==> flow/design.v <==
module float_adder(
    input   clk,
    input   rst,
    input   [31:0]  x,
    input   [31:0]  y,
    output  reg [31:0]  z,
    output  reg [1:0]   overflow  
);
    reg [24:0] m_x, m_y, m_z;
    reg [27:0] m_x_ext, m_y_ext, m_z_ext;
    reg [7:0] e_x, e_y, e_z;
    reg [2:0] s_x, s_y, s_z;
    reg [2:0] state_now;
    parameter S_start = 3'b000;
    parameter S_align = 3'b001;
    parameter S_add = 3'b010;
    parameter S_normal = 3'b011;
    parameter S_overflow = 3'b100;
    parameter S_zerocheck = 3'b101;
    parameter S_IDLE = 3'b110;
    wire [5:0] shift_bit;
    FHB32 fhb32_x(
        .x({4'b0, m_z_ext}),
        .high_bit(shift_bit)
    );
    always @(posedge clk or negedge rst) begin
        if (!rst) begin
            state_now <= S_start;
        end
        else begin
            case(state_now)
                S_start: begin
                    if ((x[30:23] == 8'd255 && x[22:0] != 0) || (y[30:23] == 8'd255 && y[22:0] != 0))
                        state_now <= S_overflow;
                    else if ((x[30:23] == 8'd255 && x[22:0] == 0) || (y[30:23] == 8'd255 && y[22:0] == 0))
                        state_now <= S_overflow;
                    else
                        state_now <= S_zerocheck;
                end
                S_zerocheck: begin
                    if ((m_x[22:0] == 0 && e_x == 8'b0) || (m_y[22:0] == 0 && e_y == 8'b0))
                        state_now <= S_overflow;
                    else
                        state_now <= S_align;
                end
                S_align: state_now <= S_add;
                S_add: begin
                    if (s_x != s_y && m_x_ext == m_y_ext)
                        state_now <= S_overflow;
                    else
                        state_now <= S_normal;
                end
                S_normal: state_now <= S_overflow;
                default: state_now <= S_IDLE;
            endcase
        end
    end
    always @(posedge clk) begin
        case(state_now)
            S_start: begin
                e_x <= x[30:23];
                e_y <= y[30:23];
                m_x <= {2'b01, x[22:0]};  
                m_y <= {2'b01, y[22:0]};
                s_x <= {2'b0, x[31]};
                s_y <= {2'b0, y[31]};
                if ((x[30:23] == 8'd255 && x[22:0] != 0) || (y[30:23] == 8'd255 && y[22:0] != 0)) begin
                    overflow <= 2'b11;
                    s_z <= 3'd1;
                    e_z <= 8'd255;
                    m_z <= 25'h7fffff;
                end
                else if ((x[30:23] == 8'd255 && x[22:0] == 0) || (y[30:23] == 8'd255 && y[22:0] == 0)) begin
                    overflow <= 2'b11;
                    s_z <= {2'b0, x[31]};
                    e_z <= 8'd255;
                    if ((x[30:23] == 8'd255 && x[22:0] == 0) && (y[30:23] == 8'd255 && y[22:0] == 0) && x[31] != y[31]) begin
                        m_z <= 25'h7fffff;
                    end else begin
                        m_z <= 25'b0;
                    end
                end
                else begin
                    overflow <= 2'b00;
                end
            end
            S_zerocheck: begin
                if (m_x[22:0] == 0 && e_x == 8'b0) begin
                    s_z <= s_y;
                    e_z <= e_y;
                    m_z <= m_y;
                end
                else if (m_y[22:0] == 0 && e_y == 8'b0) begin
                    s_z <= s_x;
                    e_z <= e_x;
                    m_z <= m_x;
                end
            end
            S_align: begin
                if (e_x == e_y) begin
                    e_z <= e_x;
                    m_x_ext <= {m_x[23:0], 3'b0};
                    m_y_ext <= {m_y[23:0], 3'b0};
                end else if (e_x < e_y) begin
                    e_z <= e_y;
                    m_x_ext <= {m_x >> (e_y - e_x), 3'b0};
                    m_y_ext <= {m_y[23:0], 3'b0};
                end else begin
                    e_z <= e_x;
                    m_x_ext <= {m_x[23:0], 3'b0};
                    m_y_ext <= {m_y >> (e_x - e_y), 3'b0};
                end
            end
            S_add: begin
                if (s_x == s_y) begin
                    m_z_ext <= m_x_ext + m_y_ext;
                    s_z <= s_x;
                end else begin
                    if (m_x_ext < m_y_ext) begin
                        m_z_ext <= m_y_ext - m_x_ext;
                        s_z <= s_y;
                    end else if (m_x_ext > m_y_ext) begin
                        m_z_ext <= m_x_ext - m_y_ext;
                        s_z <= s_x;
                    end else begin
                        m_z <= 25'd0;
                        e_z <= 8'd0;
                        s_z <= 3'd0;
                    end
                end
            end
            S_normal: begin
                if (m_z_ext[27] == 1'b1) begin
                    if (e_z == 8'd254) begin
                        s_z <= s_x;
                        e_z <= 8'd255;
                        m_z <= 0;
                        overflow <= 2'b01;
                    end else begin
                        m_z <= {1'b0, m_z_ext[26:4]};
                        e_z <= e_z + 8'b1;
                    end
                end else begin
                    if (m_z_ext[26] == 1'b0 && e_z >= 1) begin
                        m_z <= (m_z_ext << (6'd26 - shift_bit)) >> 3;
                        e_z <= e_z + shift_bit - 6'd26;
                    end
                    else begin
                        m_z <= m_z_ext[27:3];
                    end
                end
            end
            S_overflow: begin
                z <= {s_z[0], e_z[7:0], m_z[22:0]};
            end
            default: ;
        endcase
    end
endmodule
module FHB32(
    input [31:0] x,
    output reg [5:0] high_bit
);
    integer i;
    always @(*) begin
        high_bit = 0;
        for (i = 0; i < 32; i = i + 1)
            if (x[i] == 1'b1) high_bit = i[5:0];
    end
endmodule
Settings: LEC_CHECK=0, CAP_MARGIN=20, CELL_PAD_IN_SITES_GLOBAL_PLACEMENT=0, CORE_MARGIN=2, CORE_UTILIZATION=70, CTS_CLUSTER_SIZE=74, GPL_TIMING_DRIVEN=1, MAX_ROUTING_LAYER=met5, MIN_ROUTING_LAYER=met1, PLACE_DENSITY_LB_ADDON=0.25, SETUP_SLACK_MARGIN=-0.03, SLEW_MARGIN=20, TNS_END_PERCENT=25; clock period 3.74 ns.
run.sh (not shown) runs the stock make flow with config.mk's settings and CLKGATE_MAP_FILE=.
The first run completed and failed the layout checks on setup timing.
Change:
==> flow/config.mk (replaced) <==
export PLATFORM = sky130hd
export DESIGN_NAME = float_adder
export DESIGN_NICKNAME = float_adder
export VERILOG_FILES = /design/flow/design.v
export SDC_FILE = /design/flow/constraint.sdc
export NUM_CORES = 4
export LEC_CHECK = 0
export CAP_MARGIN = 20
export CORE_MARGIN = 2
export CORE_UTILIZATION = 40
export SETUP_SLACK_MARGIN = 0.25
export SLEW_MARGIN = 20
==> flow/constraint.sdc (replaced) <==
create_clock -name core_clock -period 4.22 [get_ports {clk}]
set_input_delay 0.8440 -clock core_clock [delete_from_list [all_inputs] [get_ports {clk}]]
set_output_delay 0.8440 -clock core_clock [all_outputs]
set_load 0.01 [all_outputs]
Now the flow ran to the end with no violations.
Final area climbs by 0.80%.
Sequential cell count is unchanged.
Worst hold slack gets worse by 0.0057 ns.
Power went down by 12%.
Clock skew shrinks by 0.017 ns.
Setup slack improves by 0.54 ns.
Synthesized area stays the same.
Count of clock-buffer cells in the layout decreases by 3.
Routed wire length increases by 4.7%.
Combinational power decreases by 15%.
Change:
--- a/flow/config.mk
+++ b/flow/config.mk
@@ -7,0 +8 @@
+export ABC_AREA = 1
@@ -10,2 +11,2 @@
-export CORE_UTILIZATION = 40
-export SETUP_SLACK_MARGIN = 0.25
+export CORE_UTILIZATION = 68
+export CTS_CLUSTER_SIZE = 17
==> flow/constraint.sdc (replaced) <==
create_clock -name core_clock -period 3.2 [get_ports {clk}]
set_input_delay 0.6400 -clock core_clock [delete_from_list [all_inputs] [get_ports {clk}]]
set_output_delay 0.6400 -clock core_clock [all_outputs]
set_load 0.01 [all_outputs]
After rerunning: With this change the flow aborted during 5_1_grt on DPL-0038; die area fell by 43%; synthesized cell count went up by 13%; synthesized area drops by 3.9%.
Change:
--- a/flow/config.mk
+++ b/flow/config.mk
@@ -8 +7,0 @@
-export ABC_AREA = 1
@@ -11,2 +10,2 @@
-export CORE_UTILIZATION = 68
-export CTS_CLUSTER_SIZE = 17
+export CORE_UTILIZATION = 70
+export CTS_CLUSTER_DIAMETER = 42
==> flow/constraint.sdc (replaced) <==
create_clock -name core_clock -period 3.43 [get_ports {clk}]
set_input_delay 0.6860 -clock core_clock [delete_from_list [all_inputs] [get_ports {clk}]]
set_output_delay 0.6860 -clock core_clock [all_outputs]
set_load 0.01 [all_outputs]
The new run finished with capacitance limit, slew limit, setup timing left.
Synthesized cell count falls by roughly a tenth.
Synthesized area is higher by a few percent.
Die size goes up slightly.
Change:
--- a/flow/config.mk
+++ b/flow/config.mk
@@ -11,0 +12,3 @@
+export CTS_CLUSTER_SIZE = 34
+export HOLD_SLACK_MARGIN = -0.09
+export PLACE_DENSITY = 0.64
What happened: This time the run finished but failed the layout checks on setup timing. Worst hold slack gains 0.0063 ns. Power hardly moves. Final cell count is about the same. Core utilization is lower by 0.31 points. Cell area is lower slightly.
Change:
--- a/flow/config.mk
+++ b/flow/config.mk
@@ -7,0 +8 @@
+export ABC_AREA = 1
@@ -8,0 +10 @@
+export CORE_ASPECT_RATIO = 0.5
@@ -10,5 +12,4 @@
-export CORE_UTILIZATION = 70
-export CTS_CLUSTER_DIAMETER = 42
-export CTS_CLUSTER_SIZE = 34
-export HOLD_SLACK_MARGIN = -0.09
-export PLACE_DENSITY = 0.64
+export CORE_UTILIZATION = 72
+export CTS_CLUSTER_DIAMETER = 190
+export CTS_CLUSTER_SIZE = 93
+export PLACE_DENSITY = 0.39
@@ -15,0 +17 @@
+export TNS_END_PERCENT = 30
==> flow/constraint.sdc (replaced) <==
create_clock -name core_clock -period 0.958 [get_ports {clk}]
set_input_delay 0.1916 -clock core_clock [delete_from_list [all_inputs] [get_ports {clk}]]
set_output_delay 0.1916 -clock core_clock [all_outputs]
set_load 0.01 [all_outputs]
With this change the flow did not get past 3_5_place_dp (DPL-0033); synthesized area goes down by about 4%; die area goes down by 6.2%; synthesized cell count goes up by about 13%.
Power is estimated from default activity; no workload was simulated.
